// kmer_hash_top
module kmer_hash_top(
    input  logic        clk_out,
    input  logic        reset,         
    input  logic        in_valid,
    input  logic [7:0]  in_char,
    output logic        in_ready,
    output logic        out_valid,
    output logic [63:0] out_hash,
    output logic [5:0]  out_ldz,
    output logic [31:0] out_sum
);
For scale: ~11,000 cells after synthesis, ~1,300 flip-flops, roughly 120 I/O pins, ~120,000 µm² of cells after synthesis.
export LEC_CHECK = 0
export CAP_MARGIN = 15
export CELL_PAD_IN_SITES_DETAIL_PLACEMENT = 2
export CELL_PAD_IN_SITES_GLOBAL_PLACEMENT = 3
export CORE_MARGIN = 2
export CORE_UTILIZATION = 37
export GPL_ROUTABILITY_DRIVEN = 1
export HOLD_SLACK_MARGIN = 0.1
export MAX_ROUTING_LAYER = met4
export PLACE_DENSITY = 0.82
export SLEW_MARGIN = 20
create_clock -name core_clock -period 5.96 [get_ports {clk_out}]
run.sh (not shown) runs the stock make flow with config.mk's settings and CLKGATE_MAP_FILE=.
The first run completed, yet does not pass: setup timing.
Change:
- CAP_MARGIN: 15 -> 20
- CELL_PAD_IN_SITES_DETAIL_PLACEMENT: 2 -> default
- CELL_PAD_IN_SITES_GLOBAL_PLACEMENT: 3 -> default
- CORE_UTILIZATION: 37 -> 40
- GPL_ROUTABILITY_DRIVEN: 1 -> default
- HOLD_SLACK_MARGIN: 0.1 -> default
- MAX_ROUTING_LAYER: met4 -> default
- PLACE_DENSITY: 0.82 -> default
- SETUP_SLACK_MARGIN: default -> 0.36
- clock period: 5.96 -> 7.24 ns (I/O delays scaled with it)
Result:
- With this change the flow finished clean
- worst setup slack improved by 0.90 ns
- cell count decreases by 6.5%
- utilization came out higher by 0.53 points
Change:
- CORE_UTILIZATION: 40 -> 44
- SETUP_SLACK_MARGIN: 0.36 -> default
- clock period: 7.24 -> 5.96 ns (I/O delays scaled with it)
=> This time the run completed, yet does not pass: setup timing; final area grows by 4.9%; worst setup slack gets worse by 0.77 ns; synthesized area stays the same; cell count grows by 1.6%; count of clock-buffer cells in the layout grows by 11; clock power grows by 26%; clock skew grows by 0.011 ns; synthesized cell count stays the same; total power grows by 23%; via count grows by 2.4%.
Change:
- CORE_UTILIZATION: 44 -> 20
- clock period: 5.96 -> 7.24 ns (I/O delays scaled with it)
Effect:
- The new run finished clean
- non-clock buffer count decreases by 653
- global-route usage went down by 14 points
- core utilization falls by 28 points
- cell count increases by 24%
- cell area is lower by 1.5%
- clock power goes down by 20%
- clock skew goes down by 0.0045 ns
- routed wire length drops by 6.1%
- flip-flop count is unchanged
- via count came out lower by 3.4%
- sequential power shrinks by 18%


ember:
Starting RTL as in the previous note.
Settings: LEC_CHECK=0, CAP_MARGIN=20, CELL_PAD_IN_SITES_DETAIL_PLACEMENT=0, CELL_PAD_IN_SITES_GLOBAL_PLACEMENT=2, CORE_MARGIN=4, CORE_UTILIZATION=72, GPL_ROUTABILITY_DRIVEN=1, HOLD_SLACK_MARGIN=0.09, MIN_ROUTING_LAYER=met2, PLACE_DENSITY=0.53, SLEW_MARGIN=20, TNS_END_PERCENT=15; clock period 12.7 ns.
Status(ember) = ERROR, stage = global placement without I/O
Changes in violet relative to ember:
Settings: a change of CORE_MARGIN from 4 to 2; an added ABC_AREA of 1; a deleted CELL_PAD_IN_SITES_GLOBAL_PLACEMENT that had been 2; a deleted PLACE_DENSITY that had been 0.53; an added PLACE_DENSITY_LB_ADDON of 0.14; a deleted CELL_PAD_IN_SITES_DETAIL_PLACEMENT that had been 0; a deleted HOLD_SLACK_MARGIN that had been 0.09; a deleted MIN_ROUTING_LAYER that had been met2; a deleted TNS_END_PERCENT that had been 15; a deleted GPL_ROUTABILITY_DRIVEN that had been 1; a change of the clock period (ns, I/O delays scaled along) from 12.7 to 3.79.
==> comparison <==
- global routing: violet exited with error
- Summary of the comparison: synthesized area per cell is lower in violet, relative to ember.
- | xor-xnor portion of the synthesized cell area | lower: ember |
- Per the comparison of violet with ember, summed instance area of the synthesized netlist dropped 1300 um2; number of library cell types mapped by synthesis decreased 38%.
- From ember to violet the numbers moved as follows: synthesized cell count saw an increase; count of instantiated cells in the yosys netlist now larger.
- Reported for ember and violet, register bit total from synthesis turned out identical to the last digit.
- Against ember, violet comes in 1.5 points lower on post-synthesis compound-gate area fraction.
Inputs modified between violet and indigo:
Settings: clearing PLACE_DENSITY_LB_ADDON, which used to be 0.14; putting SETUP_SLACK_MARGIN at 1.78 where nothing was set; clearing ABC_AREA, which used to be 1; putting CTS_CLUSTER_SIZE at 100 where nothing was set; putting PLACE_DENSITY at 0.78 where nothing was set; swapping 3.79 for 6.12 in the clock period (ns, I/O delays scaled along).
Findings:
indigo: complete, dirty (setup timing)
Comparing indigo and violet, the higher vertical extent of the die is on indigo.
The effective utilization at floorplan in indigo sits 0.38 points above the value recorded for violet.
Synthesized netlist net count went down slightly going from violet to indigo.
The boundary pin count of indigo and that of violet are within noise of each other.
Comparing indigo and violet, synthesized area is higher on indigo.
Count of distinct cell types in the synthesized netlist: indigo > violet


## P
kmer_hash_top again, from the RTL that the note above started with.
Design kmer_hash_top, start of the top module:
module kmer_hash_top(
    input  logic        clk_out,
    input  logic        reset,         
    input  logic        in_valid,
    input  logic [7:0]  in_char,
    output logic        in_ready,
    output logic        out_valid,
    output logic [63:0] out_hash,
    output logic [5:0]  out_ldz,
    output logic [31:0] out_sum
);
    logic [247:0] data;
    logic [4:0]   count;
    logic         busy;
    logic         start;
    logic [61:0]  coded_kmer;  logic coded_ready;
    logic [61:0]  k_canon;     logic canon_ready;
    logic [63:0]  hash_result; logic hash_ready;
    logic [5:0]   ldz;         logic ldz_ready;
    logic [31:0]  sum_ldz;
    assign in_ready = ~busy;
    always_ff @(posedge clk_out) begin
        if(reset==0) begin
            data<=0;
            count<=0;
            busy<=0;
            start<=0;
        end
        else begin
            start<=0;
            if(in_valid && !busy) begin
                if(in_char==8'b0) begin
                    data<=0;
                    count<=0;
                end
                else begin
                    data[247:8]<=data[239:0];
                    data[7:0]<=in_char;
                    if(count>=30) begin
                        count<=31;
                        start<=1;
                        busy<=1;
                    end
                    else begin
                        count<=count+1;
                    end
                end
            end
            else if(hash_ready) begin
                busy<=0;
            end
        end
    end
    encode_fsm f1(.data(data), .clk_out(clk_out), .reset(reset), .start(start),
                  .coded_kmer(coded_kmer), .coded_ready(coded_ready));
  ...
Settings: LEC_CHECK=0, CAP_MARGIN=40, CORE_MARGIN=2, CORE_UTILIZATION=72, CTS_CLUSTER_DIAMETER=29, CTS_CLUSTER_SIZE=25, GPL_TIMING_DRIVEN=1, MAX_ROUTING_LAYER=met5, PLACE_DENSITY_LB_ADDON=0.21, SETUP_SLACK_MARGIN=0.14, SLEW_MARGIN=20, TNS_END_PERCENT=40; clock period 5.75 ns.
Finished, but not clean: P, with setup timing.
--- input diff P..Q ---
Settings: SETUP_SLACK_MARGIN changed from 0.14 to 2.05; CTS_CLUSTER_DIAMETER removed (was 29); CAP_MARGIN changed from 40 to 20; the clock period (ns, I/O delays scaled along) changed from 5.75 to 7.96.
--- outcome ---
Across P and Q, a clean result was obtained everywhere but in P.
P finished all stages; however, its layout fails the closing checks, the failures being setup timing.
[Q] fraction of area in multi-input gates rose 3.6 points relative to P
Of Q and P, it is Q that has the lower clock-buffer cell count.
Going from P to Q, clock skew shrinks by 0.080 ns.
NOTE: source-to-sink clock delay at the later pin of the worst-skew pair in Q falls short of that of P
Q vs. P: aggregate routed wire length decreased 14%; count of hold buffers inserted by post-cts repair ~0 delta.
Looking at post-CTS repair timing setup buffer count, Q sits above P.
The number of antenna violations at the first check in global routing of Q falls short of that of P by 20.
Re final area: Q is 7.8% down on P.
Between Q and P, it is Q whose final period utilization is lower, by 28 points.
Side by side, switching part of the total turned out lower in Q than in P.
P ended up with f3.k4[2] as its first element of the critical path; Q ended up with f3.k4[10].
Input changes introduced in R (baseline for comparison: Q):
Settings: clearing TNS_END_PERCENT, which used to be 40; swapping 25 for 52 in CTS_CLUSTER_SIZE; putting PLACE_DENSITY at 0.78 where nothing was set; clearing PLACE_DENSITY_LB_ADDON, which used to be 0.21; clearing GPL_TIMING_DRIVEN, which used to be 1; clearing MAX_ROUTING_LAYER, which used to be met5; clearing SETUP_SLACK_MARGIN, which used to be 2.05; swapping 7.96 for 6.12 in the clock period (ns, I/O delays scaled along).
Results
Ran to the end and failed final checks on setup timing: R.
Largest stage delay on the critical path was lower in R than in Q.
Worst hold slack delta (R − Q): favourable
Diff Q -> R: HPWL reported at the end of detailed placement went down; non-clock buffer count increased by 160 relative to the old numbers; share of the final layout cell area in sequential cells closely matched the old numbers; design area has remained practically unchanged; wire length down about 3.4%.
Delta (R minus Q): combinational gate area -1.2%, global-route track usage on met1 -1.2 points.


kmer_hash_top again, from the RTL that the note above started with.
clock: 5.96 ns
lec_check: 0
cap_margin: 20
cell_pad_in_sites_global_placement: 3
core_margin: 2
core_utilization: 37
gpl_routability_driven: 0
hold_slack_margin: 0.1
max_routing_layer: met4
place_density: 0.82
slew_margin: 20
The baseline completed, yet does not pass: setup timing.
Next try:
- CELL_PAD_IN_SITES_GLOBAL_PLACEMENT: 3 -> not set
- CORE_UTILIZATION: 37 -> 40
- GPL_ROUTABILITY_DRIVEN: 0 -> not set
- HOLD_SLACK_MARGIN: 0.1 -> not set
- MAX_ROUTING_LAYER: met4 -> not set
- PLACE_DENSITY: 0.82 -> not set
- clock period: 5.96 -> 7.24 ns (I/O delays scaled with it)
The new run completed without violations. Core utilization went up by 0.95 points. Non-clock buffer count went down by 714. Global-route usage grows by 0.13 points. Sequential power shrinks by about a fifth. Die size goes down by a little under a tenth. Via count goes down by a few percent. Cell area shrinks by a few percent. Clock skew decreases by 0.012 ns. Routed wire length falls by a few percent.
Next try:
- ABC_AREA: not set -> 1
- CORE_ASPECT_RATIO: not set -> 0.5
- CORE_UTILIZATION: 40 -> 71
- CTS_CLUSTER_SIZE: not set -> 34
- MAX_ROUTING_LAYER: not set -> met4
- clock period: 7.24 -> 3.78 ns (I/O delays scaled with it)
The changed run did not get past global routing (5_1_grt) with ODB-0269.
Synthesized cell count came out higher by 2.6%.
Synthesized area fell by about 1.1%.
Die area shrinks by 44%.


## red
Starting RTL as in the previous note.
// kmer_hash_top
module kmer_hash_top(
    input  logic        clk_out,
    input  logic        reset,         
    input  logic        in_valid,
    input  logic [7:0]  in_char,
    output logic        in_ready,
    output logic        out_valid,
    output logic [63:0] out_hash,
    output logic [5:0]  out_ldz,
    output logic [31:0] out_sum
);
clock: 6.05 ns
lec_check: 0
abc_area: 1
cap_margin: 40
core_margin: 2
core_utilization: 72
cts_cluster_diameter: 223
cts_cluster_size: 14
place_density_lb_addon: 0.2
setup_slack_margin: 1.4
slew_margin: 20
red finished every stage; the final checks, however, were not passed, the failures being setup timing.
The inputs of blue differ from those of red as listed below.
- changing CAP_MARGIN from 40 to 20
- removing CTS_CLUSTER_DIAMETER (formerly 223)
- removing PLACE_DENSITY_LB_ADDON (formerly 0.2)
- removing CTS_CLUSTER_SIZE (formerly 14)
- removing SETUP_SLACK_MARGIN (formerly 1.4)
- setting PLACE_DENSITY to 0.35 for the first time
- changing the clock period (ns, I/O delays scaled along) from 6.05 to 3.13
Results
- Diff red -> blue | placement-stage cell area | increase of 14%
- blue got as far as global routing (5_1_grt), where a tool error ended the run.
- blue against red: count of buffers added by post-CTS timing repair for setup fell by 42, number of hold buffers added after CTS about even.
### blue -> green
- ABC_AREA no longer set, was 1
- CORE_UTILIZATION now 66, was 72
- PLACE_DENSITY no longer set, was 0.35
- HOLD_SLACK_MARGIN now 0.1, previously not set
- GPL_ROUTABILITY_DRIVEN now 0, previously not set
- the clock period (ns, I/O delays scaled along) now 5.96, was 3.13
### Flow results
green: flow complete, layout not clean; failing: setup timing. Taking green as 1.0, blue lands at 1.11 on standard cell area after detailed placement. Relative to blue, the total standard cell area after synthesis of green is higher by 1.1%. Register share after synthesis on green is down relative to blue. Changes observed in green relative to blue: synthesized cell count moved down, overall die area moved up, die height moved up, mean cell area of the mapped netlist moved up. Of blue and green, the run reporting the higher number of setup buffers added after CTS was blue.
Setup changes, green to orange
- swapping 2 for 10 in CORE_MARGIN
- putting CELL_PAD_IN_SITES_GLOBAL_PLACEMENT at 3 where nothing was set
- swapping 20 for 25 in SLEW_MARGIN
- swapping 66 for 21 in CORE_UTILIZATION
- putting PLACE_DENSITY at 0.82 where nothing was set
- swapping 20 for 15 in CAP_MARGIN
- putting ABC_AREA at 1 where nothing was set
- swapping 0.1 for 0.12 in HOLD_SLACK_MARGIN
- putting CELL_PAD_IN_SITES_DETAIL_PLACEMENT at 2 where nothing was set
- putting CTS_CLUSTER_DIAMETER at 291 where nothing was set
- putting MAX_ROUTING_LAYER at met4 where nothing was set
Findings:
- In orange, the post-layout worst setup margin came out 0.41 ns above the value in green.
- In orange, the fraction of synthesized cell area in xor and xnor cells came out 0.42 points above the value in green.
- Summary of orange and green: one run falls short of a clean finish, namely green.
- green finished all stages; layout check result: FAIL, due to setup timing.
- The non-clock buffer count of orange falls short of that of green by 17%.
Relative to orange, the following input files were edited for purple:
- a change of CORE_UTILIZATION from 21 to 72
- a deleted CELL_PAD_IN_SITES_GLOBAL_PLACEMENT that had been 3
- a change of CTS_CLUSTER_DIAMETER from 291 to 29
- a deleted ABC_AREA that had been 1
- a deleted CELL_PAD_IN_SITES_DETAIL_PLACEMENT that had been 2
- a change of CORE_MARGIN from 10 to 2
- a deleted PLACE_DENSITY that had been 0.82
- a deleted GPL_ROUTABILITY_DRIVEN that had been 0
- a deleted HOLD_SLACK_MARGIN that had been 0.12
- a change of SLEW_MARGIN from 25 to 20
- an added SETUP_SLACK_MARGIN of 1.66
- a change of the clock period (ns, I/O delays scaled along) from 5.96 to 6.23
==> results <==
- In purple the implementation completed, yet the final layout does not meet the checks, the culprit being setup timing.
- orange -> purple: power increased by more than 10%
- Wire: purple routes less than orange
- Higher final design utilization was reported by purple, not orange.
- Between orange and purple, hold slack is higher for orange, purple comes in under that.
- Time the final worst path needs with I/O delays and setup in purple vs orange: up 0.44 ns
- Taking orange over purple, the die footprint ratio works out to 3.5.


kmer_hash_top again, from the RTL that the note above started with.
Settings: LEC_CHECK=0, CAP_MARGIN=20, CORE_MARGIN=2, CORE_UTILIZATION=26, CTS_CLUSTER_SIZE=25, GPL_TIMING_DRIVEN=0, MAX_ROUTING_LAYER=met5, PLACE_DENSITY_LB_ADDON=0.3, SETUP_SLACK_MARGIN=2.05, SLEW_MARGIN=20, TNS_END_PERCENT=40; clock period 11.9 ns.
The starting point finished clean.
Then changed:
- CORE_UTILIZATION: 26 -> 40
- CTS_CLUSTER_SIZE: 25 -> unset
- GPL_TIMING_DRIVEN: 0 -> unset
- MAX_ROUTING_LAYER: met5 -> unset
- PLACE_DENSITY_LB_ADDON: 0.3 -> unset
- SETUP_SLACK_MARGIN: 2.05 -> unset
- TNS_END_PERCENT: 40 -> unset
- clock period: 11.9 -> 7.5 ns (I/O delays scaled with it)
Result: Total power rose by well over a third. Die size fell by a quarter to a third. Synthesized cell count stays the same. Cell count fell by roughly a tenth. Hold slack hardly moves. Global-route usage rose by 8.4 points. Design area fell slightly. Routed wire length rose by a few percent. Non-clock buffer count stays the same. Via count rose by a few percent.
Then changed:
- CELL_PAD_IN_SITES_DETAIL_PLACEMENT: unset -> 2
- MIN_ROUTING_LAYER: unset -> met2
- PLACE_DENSITY_LB_ADDON: unset -> 0.22
- TNS_END_PERCENT: unset -> 50
Outcome:
- The changed run finished clean
- wire length went up by 32%
- maximum frequency went down by 0.98%
- clock skew went down by 0.045 ns
- core utilization went up by 0.22 points
- design area went up by 0.49%
- synthesized area does not change
- non-clock buffer count went up by 55
Power figures rest on the tool's default switching activity, not on a simulated workload.
